==> flow/design.v (excerpt) <==
module Cordic_Machine(clock_pulse, reset, x_input, y_input, z_input, x_output, y_output, z_output, flag);
clock: 4.45 ns
lec_check: 0
abc_area: 0
cap_margin: 20
core_margin: 2
core_utilization: 72
cts_cluster_diameter: 337
cts_cluster_size: 21
hold_slack_margin: 0.27
place_density_lb_addon: 0.07
setup_slack_margin: 1.33
slew_margin: 20
run.sh (not shown) runs the stock make flow with config.mk's settings and CLKGATE_MAP_FILE=.
The starting point never finished: it broke off in detailed placement on DPL-0038.
Then changed:
ABC_AREA = not set   (was 0)
CORE_UTILIZATION = 32   (was 72)
CTS_CLUSTER_DIAMETER = not set   (was 337)
CTS_CLUSTER_SIZE = not set   (was 21)
HOLD_SLACK_MARGIN = not set   (was 0.27)
PLACE_DENSITY_LB_ADDON = not set   (was 0.07)
SETUP_SLACK_MARGIN = not set   (was 1.33)
clock period = 5.86 ns   (was 4.45 ns; I/O delays follow)
With this change the flow ran to the end with no violations.
Die area increases by 120%.
Synthesized cell count does not change.
Area after synthesis stays the same.
Then changed:
ABC_AREA = 0   (was not set)
CORE_UTILIZATION = 55   (was 32)
SETUP_SLACK_MARGIN = -0.05   (was not set)
clock period = 4.98 ns   (was 5.86 ns; I/O delays follow)
The new run ran to the end with violations: setup timing.
Area after synthesis stays the same.
Count of clock-buffer cells in the layout came out lower by 1.
Wire length came out higher by 22%.
Final cell count came out higher by 3.3%.
Setup slack loses 0.95 ns.
Design area came out higher by 16%.
Die size came out lower by 41%.
Maximum frequency came out lower by 1.3%.
Then changed:
CORE_UTILIZATION = 69   (was 55)
PLACE_DENSITY = 0.39   (was not set)
SETUP_SLACK_MARGIN = not set   (was -0.05)
clock period = 3.49 ns   (was 4.98 ns; I/O delays follow)
Now the flow aborted during detailed placement.
Synthesized area stays the same.
Synthesized cell count stays the same.
Die area goes down by 20%.

---

Setup of old:
Starting RTL as in the previous note.
==> flow/design.v (excerpt) <==
module Cordic_Machine(clock_pulse, reset, x_input, y_input, z_input, x_output, y_output, z_output, flag);
	input clock_pulse;
	input reset;  
	parameter fractional_bit = 22;
	parameter iteration_number = 22;
	input signed [fractional_bit+2:0] x_input;
	input signed [fractional_bit+2:0] y_input;
	input signed [fractional_bit+2:0] z_input;
	output signed [fractional_bit+2:0] x_output;
	output signed [fractional_bit+2:0] y_output;
	output signed [fractional_bit+2:0] z_output;
	output flag;  
	reg signed [fractional_bit+2:0] x_temp_result;
	reg signed [fractional_bit+2:0] y_temp_result;
	reg signed [fractional_bit+2:0] z_temp_result;
	reg [5:0] counter;  
	wire signed [fractional_bit+2:0] LUT_Atan [0:iteration_number];
	assign LUT_Atan[00] = 25'b000_0010000000000000000000;    
	assign LUT_Atan[01] = 25'b000_0001001011100100000000;   
	assign LUT_Atan[02] = 25'b000_0000100111111011001110;  
	assign LUT_Atan[03] = 25'b000_0000010100010001000100;
	assign LUT_Atan[04] = 25'b000_0000001010001011000011;
  ...
make LEC_CHECK=0 ABC_AREA=0 CAP_MARGIN=20 CORE_MARGIN=2 CORE_UTILIZATION=72 CTS_CLUSTER_DIAMETER=337 CTS_CLUSTER_SIZE=21 HOLD_SLACK_MARGIN=0.29 PLACE_DENSITY_LB_ADDON=0.08 SETUP_SLACK_MARGIN=1.33 SLEW_MARGIN=20 finish   # period 4.45 ns
old did not finish: a tool error stopped it during 3_5_place_dp.
Relative to old, the following input files were edited for new:
Settings: CTS_CLUSTER_SIZE changed from 21 to 58; SETUP_SLACK_MARGIN changed from 1.33 to 1.36; ABC_AREA removed (was 0); CTS_CLUSTER_DIAMETER removed (was 337); PLACE_DENSITY_LB_ADDON removed (was 0.08); HOLD_SLACK_MARGIN removed (was 0.29); CORE_UTILIZATION changed from 72 to 57; the clock period (ns, I/O delays scaled along) changed from 4.45 to 4.86.
Notes after the runs:
new did not finish: a tool error stopped it during 5_1_grt.
NOTE: starting density of the core in new falls short of that of old
Between new and old, it is new whose x dimension of the die is higher, by 12%.
Diff new..old | synthesized cell count | unchanged
The die outline height reported for new is greater than that of old by about 12%.
Cmp new and old / routability congestion estimate from global placement / lower: new
Compared with old, in new die area now larger; boundary pin count was more or less identical; area of the placeable core rose 26%.
